==> flow/design.v (excerpt) <==
module SIMD(clk,rst,opcode,funct3,funct7,rd_data1,rd_data2,rd_data3,w_add,immed,instrc_add,wr_add,wr_data );
Size in the first run: ~3900 cells after synthesis, ~86 flip-flops, roughly 110 I/O pins, about 33000 um^2 of cells after synthesis.
make LEC_CHECK=0 CAP_MARGIN=20 CORE_MARGIN=2 CORE_UTILIZATION=72 CTS_CLUSTER_DIAMETER=353 CTS_CLUSTER_SIZE=98 MAX_ROUTING_LAYER=met4 PLACE_DENSITY=0.89 SLEW_MARGIN=20 finish   # period 16.0 ns
run.sh (not shown) runs the stock make flow with config.mk's settings and CLKGATE_MAP_FILE=.
Next try:
- CORE_UTILIZATION: 72 -> 69
- PLACE_DENSITY: 0.89 -> 0.41
=>
- design area barely changes
- area after synthesis stays the same
- flip-flop count is unchanged
- count of clock-buffer cells in the layout does not change
- final cell count climbs by 0.39%
- synthesized cell count is unchanged
- sequential power stays flat
- worst setup slack gets worse by 0.15 ns
- first-iteration DRC count fell by 8.1%
Next try:
- CORE_UTILIZATION: 69 -> 65
- CTS_CLUSTER_DIAMETER: 353 -> default
- CTS_CLUSTER_SIZE: 98 -> default
- PLACE_DENSITY: 0.41 -> default
- clock period: 16.0 -> 9.01 ns (I/O delays scaled with it)
This time the run finished but fails on negative setup slack.
Final cell count goes up by roughly a tenth.
Register-to-register slack degrades by 6.9 ns.
Via count increases by roughly a tenth.
Non-clock buffer count grows by 545.
Area after synthesis stays the same.


The RTL this note starts from:
==> flow/design.v <==
`timescale 1ns/1ps
module SIMD(clk,rst,opcode,funct3,funct7,rd_data1,rd_data2,rd_data3,w_add,immed,instrc_add,wr_add,wr_data );
input clk;   
input rst;   
input [6:0] opcode;  
input [2:0] funct3;  
input [6:0] funct7;  
input [15:0] rd_data1;   
input [15:0] rd_data2;   
input [15:0] rd_data3;   
input [4:0] w_add;   
input [11:0] immed;  
output [6:0]instrc_add;
output [4:0] wr_add;     
output [15:0] wr_data;   
wire [1:0]mode;
reg [12:0]op;
wire [3:0]scr_r;
wire scr;
wire [2:0]op_r;
wire [1:0]mac_hl;
wire [15:0]sig_ex;
wire [6:0]n_instrc_add;
wire [1:0]alu_mode;
wire [12:0]alu_op;
wire alu_scr;
wire signed[15:0]source1;
wire [15:0]data2;
wire signed[15:0]source3;
wire [15:0]exsig_data;
wire signed[15:0]source2;
wire signed[7:0]source1_8_1;
wire signed[7:0]source1_8_2;
wire signed[7:0]source2_8_1;
wire signed[7:0]source2_8_2;
wire signed[7:0]source3_8_1;
wire signed[7:0]source3_8_2;
wire signed[3:0]source1_4_1;
wire signed[3:0]source1_4_2;
wire signed[3:0]source1_4_3;
wire signed[3:0]source1_4_4;
wire signed[3:0]source2_4_1;
wire signed[3:0]source2_4_2;
wire signed[3:0]source2_4_3;
wire signed[3:0]source2_4_4;
wire signed[3:0]source3_4_1;
wire signed[3:0]source3_4_2;
wire signed[3:0]source3_4_3;
wire signed[3:0]source3_4_4;
reg [15:0]result_reg;
reg [31:0]mul_reg;
reg[91:0] pip_reg;
reg [6:0] instrc_add;  
assign scr_r=opcode[3:0];
assign op_r=opcode[6:4];
assign mac_hl=funct7[1:0];
always @(posedge clk)
    begin
        if(!rst)
            instrc_add<=0;
        else
            instrc_add<=n_instrc_add;
    end
assign mode=(funct3==3'b001)? 2'b01:
            (funct3==3'b010)? 2'b10:
            (funct3==3'b100)? 2'b11:2'b00;
assign scr=(scr_r==4'b0011)? 1:0;
always @ (opcode or funct7 or mac_hl)
    begin
        case (opcode)
            7'b0111011:begin
                            case(funct7)
                                7'b0000000: op=13'b0000_0000_0000_1;  
                                7'b0100000: op=13'b0000_0000_0001_0;  
                                7'b1000001: op=13'b0000_0000_0010_0;  
                                7'b1000010: op=13'b0000_0000_0100_0;  
                                7'b0001000: op=13'b0000_0000_1000_0;  
                                7'b0010000: op=13'b0000_0001_0000_0;  
                                7'b0011000: op=13'b0000_0010_0000_0;  
                                7'b0110000: op=13'b0000_0100_0000_0;  
                                default:op=13'b0000_0000_0000_0;  
                            endcase
                        end
             7'b1001011:begin
                            case(mac_hl)
                                2'b01:op=13'b0000_1000_0000_0;  
                                2'b10:op=13'b0001_0000_0000_0;  
                                default:op=13'b0000_0000_0000_0;  
                            endcase
                        end
             7'b0100011:op=13'b0010_0000_0000_0;  
             7'b1100011:op=13'b0100_0000_0000_0;  
             7'b1010011:op=13'b1000_0000_0000_0;  
             default:op=13'b0000_0000_0000_0;  
        endcase                                   
    end
assign sig_ex={{4{immed[10]}},immed};
assign n_instrc_add=instrc_add+3'b100;
always @(posedge clk)
    begin
        if(!rst)
            pip_reg <=0;
        else
            begin
                pip_reg[1:0]<=mode;  
                pip_reg[14:2]<=op;  
                pip_reg[15]<=scr;  
                pip_reg[31:16]<= rd_data1;  
                pip_reg[47:32]<= rd_data2;  
                pip_reg[63:48]<= rd_data3;  
                pip_reg[68:64]<= w_add;  
                pip_reg[91:76]<= sig_ex; 
            end 
    end
assign alu_mode=pip_reg[1:0];
assign alu_op=pip_reg[14:2];
assign alu_scr=pip_reg[15];
assign source1=pip_reg[31:16];
assign data2=pip_reg[47:32];
assign source3=pip_reg[63:48];
assign wr_add=pip_reg[68:64];
assign exsig_data=pip_reg[91:76];
assign source2=(alu_scr==1'b0)? data2:exsig_data;
assign source1_8_1=source1[7:0];
assign source1_8_2=source1[15:8];
assign source2_8_1=source2[7:0];
assign source2_8_2=source2[15:8];
assign source3_8_1=source3[7:0];
assign source3_8_2=source3[15:8];
assign source1_4_1=source1[3:0];
assign source1_4_2=source1[7:4];
assign source1_4_3=source1[11:8];
assign source1_4_4=source1[15:12];
assign source2_4_1=source2[3:0];
assign source2_4_2=source2[7:4];
assign source2_4_3=source2[11:8];
assign source2_4_4=source2[15:12];
assign source3_4_1=source3[3:0];
assign source3_4_2=source3[7:4];
assign source3_4_3=source3[11:8];
assign source3_4_4=source3[15:12];
always @(alu_op or alu_mode or source1 or source2 or source3 or source1_8_1 or source1_8_2 or 
         source2_8_1 or source2_8_2 or source3_8_1 or source3_8_2 or source1_4_1 or source1_4_2 or
         source1_4_3 or source1_4_4 or source2_4_1 or source2_4_2 or source2_4_3 or source2_4_4 or
         source3_4_1 or source3_4_2 or source3_4_3 or source3_4_3 or source3_4_4)
    begin
        mul_reg=0;
        result_reg=0;
        case(alu_op)
           13'b0000_0000_0000_1:begin
                                    case(alu_mode)
                                        2'b01:result_reg=source1+source2;  
                                        2'b10:result_reg={source1_8_2+source2_8_2,source1_8_1+source2_8_1};  
                                        2'b11:result_reg={source1_4_4+source2_4_4,source1_4_3+source2_4_3,source1_4_2+source2_4_2,source1_4_1+source2_4_1};  
                                        default:result_reg=0;
                                    endcase
                                end
           13'b0000_0000_0001_0:begin
                                    case(alu_mode)
                                        2'b01:result_reg=source1-source2;  
                                        2'b10:result_reg={source1_8_2-source2_8_2,source1_8_1-source2_8_1};  
                                        2'b11:result_reg={source1_4_4-source2_4_4,source1_4_3-source2_4_3,source1_4_2-source2_4_2,source1_4_1-source2_4_1};  
                                        default:result_reg=0;                       
                                    endcase
                                end
           13'b0000_0000_0010_0:begin
                                    case(alu_mode)
                                        2'b01:begin
                                                mul_reg=source1*source2;  
                                                result_reg=mul_reg[15:0];  
                                              end
                                        2'b10:begin
                                                mul_reg[15:0]=source1_8_1*source2_8_1;  
                                                mul_reg[31:16]=source1_8_2*source2_8_2;
                                                result_reg={mul_reg[23:16],mul_reg[7:0]}; 
                                              end
                                        2'b11:begin
                                                mul_reg[7:0]=source1_4_1*source2_4_1;  
                                                mul_reg[15:8]=source1_4_2*source2_4_2;
                                                mul_reg[23:16]=source1_4_3*source2_4_3;
                                                mul_reg[31:24]=source1_4_4*source2_4_4;
                                                result_reg={mul_reg[27:24],mul_reg[19:16],mul_reg[11:8],mul_reg[3:0]}; 
                                              end
                                        default:begin
                                                    result_reg=0;
                                                    mul_reg=0;
                                                end
                                    endcase
                                end
           13'b0000_0000_0100_0:begin
                                    case(alu_mode)
                                        2'b01:begin 
                                                mul_reg=source1*source2;  
                                                result_reg=mul_reg[31:16];  
                                              end
                                        2'b10:begin
                                                mul_reg[15:0]=source1_8_1*source2_8_1;  
                                                mul_reg[31:16]=source1_8_2*source2_8_2;
                                                result_reg={mul_reg[31:24],mul_reg[15:8]}; 
                                              end
                                        2'b11:begin
                                                mul_reg[7:0]=source1_4_1*source2_4_1;  
                                                mul_reg[15:8]=source1_4_2*source2_4_2;
                                                mul_reg[23:16]=source1_4_3*source2_4_3;
                                                mul_reg[31:24]=source1_4_4*source2_4_4;
                                                result_reg={mul_reg[31:28],mul_reg[23:20],mul_reg[15:12],mul_reg[7:4]}; 
                                              end
                                        default:begin
                                                    result_reg=0;
                                                    mul_reg=0;
                                                end
                                    endcase
                                end
           13'b0000_0000_1000_0:result_reg=source1&source2;  
           13'b0000_0001_0000_0:result_reg=source1|source2;  
           13'b0000_0010_0000_0:result_reg=source1^source2;  
           13'b0000_0100_0000_0:result_reg=~source1;  
           13'b0000_1000_0000_0:begin
                                    case(alu_mode)
                                        2'b01:begin
                                                mul_reg=source1*source2+{{16{1'b0}},source3};  
                                                result_reg=mul_reg[15:0];  
                                              end
                                        2'b10:begin
                                                mul_reg[15:0]=source1_8_1*source2_8_1+{{8{1'b0}},source3_8_1};  
                                                mul_reg[31:16]=source1_8_2*source2_8_2+{{8{1'b0}},source3_8_2};
                                                result_reg={mul_reg[23:16],mul_reg[7:0]}; 
                                              end
                                        2'b11:begin
                                                mul_reg[7:0]=source1_4_1*source2_4_1+{{4{1'b0}},source3_4_1};  
                                                mul_reg[15:8]=source1_4_2*source2_4_2+{{4{1'b0}},source3_4_2};
                                                mul_reg[23:16]=source1_4_3*source2_4_3+{{4{1'b0}},source3_4_3};
                                                mul_reg[31:24]=source1_4_4*source2_4_4+{{4{1'b0}},source3_4_4};
                                                result_reg={mul_reg[27:24],mul_reg[19:16],mul_reg[11:8],mul_reg[3:0]}; 
                                              end
                                        default:begin
                                                    result_reg=0;
                                                    mul_reg=0;
                                                end
                                    endcase
                                end
           13'b0001_0000_0000_0:begin
                                    case(alu_mode)
                                        2'b01:begin
                                                mul_reg=source1*source2+{{16{1'b0}},source3};  
                                                result_reg=mul_reg[31:16];  
                                              end
                                        2'b10:begin
                                                mul_reg[15:0]=source1_8_1*source2_8_1+{{8{1'b0}},source3_8_1};  
                                                mul_reg[31:16]=source1_8_2*source2_8_2+{{8{1'b0}},source3_8_2};
                                                result_reg={mul_reg[31:24],mul_reg[15:8]}; 
                                              end
                                        2'b11:begin
                                                mul_reg[7:0]=source1_4_1*source2_4_1+{{4{1'b0}},source3_4_1};  
                                                mul_reg[15:8]=source1_4_2*source2_4_2+{{4{1'b0}},source3_4_2};
                                                mul_reg[23:16]=source1_4_3*source2_4_3+{{4{1'b0}},source3_4_3};
                                                mul_reg[31:24]=source1_4_4*source2_4_4+{{4{1'b0}},source3_4_4};
                                                result_reg={mul_reg[31:28],mul_reg[23:20],mul_reg[15:12],mul_reg[7:4]}; 
                                              end
                                        default:begin
                                                    result_reg=0;
                                                    mul_reg=0;
                                                end                                    
                                    endcase
                                end
           13'b0010_0000_0000_0:result_reg=(source1<<source2);  
           13'b0100_0000_0000_0:result_reg=(source1>>source2);  
           13'b1000_0000_0000_0:result_reg=(source1<<<source2);  
           default:result_reg=0;
        endcase
    end
assign wr_data=result_reg;
endmodule
clock: 5.68 ns
lec_check: 0
cap_margin: 20
core_margin: 2
core_utilization: 44
setup_slack_margin: 1.45
slew_margin: 20
The baseline finished but fails on negative setup slack.
Rerun with:
Settings changed: CORE_UTILIZATION 44 to 40, SETUP_SLACK_MARGIN 1.45 to 0.94.
Clock period 5.68 ns to 10.6 ns, I/O delays scaled along.
What happened:
- With this change the flow passed the timing, design-rule and antenna checks
- setup slack gets better by 3800 ps
- wire length goes down by a little under a tenth
- sequential power goes down by well over a third
- final cell count decreases by roughly a tenth
- synthesized cell count does not change
- die size rises by roughly a tenth
- non-clock buffer count decreases by 805
- total power fell by well over a third
- synthesized area stays the same
Rerun with:
Settings changed: CORE_UTILIZATION 40 to 50, SETUP_SLACK_MARGIN 0.94 to not set, TNS_END_PERCENT set to 5.
Clock period 10.6 ns to 5.68 ns, I/O delays scaled along.
Effect: Now the flow produced a layout that fails on negative setup slack. Sequential share of layout area drops by 0.59 points. Routed wire length climbs by a few percent. Global-route usage climbs by 11 points. Total power climbs by well over a third.
Rerun with:
Settings changed: CORE_UTILIZATION 50 to 70, CTS_CLUSTER_SIZE set to 43, SETUP_SLACK_MARGIN set to 2.13, TNS_END_PERCENT 5 to not set.
Clock period 5.68 ns to 11.0 ns, I/O delays scaled along.
Effect: Now the flow reached the layout checks and failed them: max-capacitance violations, max-slew violations. Sequential power decreases by 47%. Area after synthesis is unchanged. Routed wire length increases by 0.58%. Via count increases by 2.7%. Die area decreases by 28%. Clock skew increases by 3.4 ps.


Starts from the design.v that is shown in full above.
Settings: LEC_CHECK=0, CAP_MARGIN=20, CELL_PAD_IN_SITES_DETAIL_PLACEMENT=0, CELL_PAD_IN_SITES_GLOBAL_PLACEMENT=3, CORE_ASPECT_RATIO=1.6, CORE_MARGIN=6, CORE_UTILIZATION=15, CTS_CLUSTER_SIZE=70, GPL_ROUTABILITY_DRIVEN=1, HOLD_SLACK_MARGIN=0.17, MIN_ROUTING_LAYER=met2, PLACE_DENSITY_LB_ADDON=0.06, SLEW_MARGIN=20; clock period 8.75 ns.
The baseline completed and failed the layout checks on setup timing.
Change:
Settings changed: ABC_AREA set to 1, CELL_PAD_IN_SITES_DETAIL_PLACEMENT 0 to not set, CELL_PAD_IN_SITES_GLOBAL_PLACEMENT 3 to not set, CORE_ASPECT_RATIO 1.6 to not set, CORE_MARGIN 6 to 2, CORE_UTILIZATION 15 to 66, CTS_CLUSTER_SIZE 70 to not set, GPL_ROUTABILITY_DRIVEN 1 to not set, HOLD_SLACK_MARGIN 0.17 to not set, MIN_ROUTING_LAYER met2 to not set, PLACE_DENSITY_LB_ADDON 0.06 to not set.
Clock period 8.75 ns to 7.1 ns, I/O delays scaled along.
The new run aborted during 5_1_grt (GRT-0232).
Synthesized cell count grows by 23%.
Area after synthesis came out higher by 5.0%.
Die area fell by 77%.
Change:
Settings changed: ABC_AREA 1 to not set, CORE_UTILIZATION 66 to 36.
Clock period 7.1 ns to 12.4 ns, I/O delays scaled along.
After rerunning: With this change the flow finished with timing, DRC and antenna clean; die size rises by about 70%; synthesized cell count came out lower by about 19%; synthesized area shrinks by about 5%.


## wip/delta
Starts from the design.v that is shown in full above.
export LEC_CHECK = 0
export CAP_MARGIN = 20
export CORE_MARGIN = 2
export CORE_UTILIZATION = 20
export SLEW_MARGIN = 20
create_clock -name core_clock -period 10.6 [get_ports {clk}]
No stage failed in wip/delta, and the final checks on the layout all came back clean.
Modified inputs, wip/xenon compared to wip/delta
Settings: setting PLACE_DENSITY_LB_ADDON to 0.04 for the first time; changing CORE_UTILIZATION from 20 to 54; changing CAP_MARGIN from 20 to 10; setting TNS_END_PERCENT to 60 for the first time; setting GPL_ROUTABILITY_DRIVEN to 1 for the first time; setting GPL_TIMING_DRIVEN to 0 for the first time; setting CELL_PAD_IN_SITES_DETAIL_PLACEMENT to 1 for the first time; setting CORE_ASPECT_RATIO to 1.02 for the first time; setting ABC_AREA to 0 for the first time; setting CTS_CLUSTER_DIAMETER to 324 for the first time.
- Utilization in wip/xenon vs wip/delta: up 38 points
- [wip/xenon] number of nets in the finished design rose 22 relative to wip/delta
- Summary of wip/delta and wip/xenon: one run falls short of a clean finish, namely wip/xenon.
- To summarise wip/xenon: no stage aborted, but the layout did not pass its checks, failing on setup timing.
- Compared with wip/delta, wip/xenon degrades total vias in the final route.
- Diff wip/delta -> wip/xenon | detailed-routed wire length on met3 | up by more than half
- Higher power among wip/delta and wip/xenon: wip/xenon
- wip/xenon reports a higher count of TritonRoute iterations in the first routing pass than wip/delta does.
- Between wip/delta and wip/xenon, sequential share of cell area increased.
- | remaining max-slew budget at the tightest pin | wip/xenon vs wip/delta | worse |
- Compared to wip/delta, the router laid down more metal wire for wip/xenon.
Here is what was changed in the inputs of wip/sierra compared with wip/xenon.
Settings: PLACE_DENSITY_LB_ADDON: 0.04 -> unset; GPL_TIMING_DRIVEN: 0 -> unset; CORE_ASPECT_RATIO: 1.02 -> unset; CAP_MARGIN: 10 -> 20; CELL_PAD_IN_SITES_DETAIL_PLACEMENT: 1 -> unset; TNS_END_PERCENT: 60 -> 100; CORE_UTILIZATION: 54 -> 40; CTS_CLUSTER_DIAMETER: 324 -> 149; ABC_AREA: 0 -> 1; GPL_ROUTABILITY_DRIVEN: 1 -> unset; CTS_CLUSTER_SIZE: unset -> 53.
Non-clock buffer count on wip/sierra is down relative to wip/xenon.
Per the final summary, wip/sierra finished and its layout is clean on timing, DRC and antenna.
Clock network power share: higher on wip/sierra
Delta (wip/sierra minus wip/xenon): cell area reported after detailed placement increased 0.0025 mm²; area of the mapped netlist increased by 5.0% relative to the old numbers; core area now larger; share of the core filled with cells shrank by 17 points; via count +758.
wip/sierra vs. wip/xenon: met1 wire length now larger, cell area now larger, synthesized instance count now larger.
Power figures rest on the tool's default switching activity, not on a simulated workload.
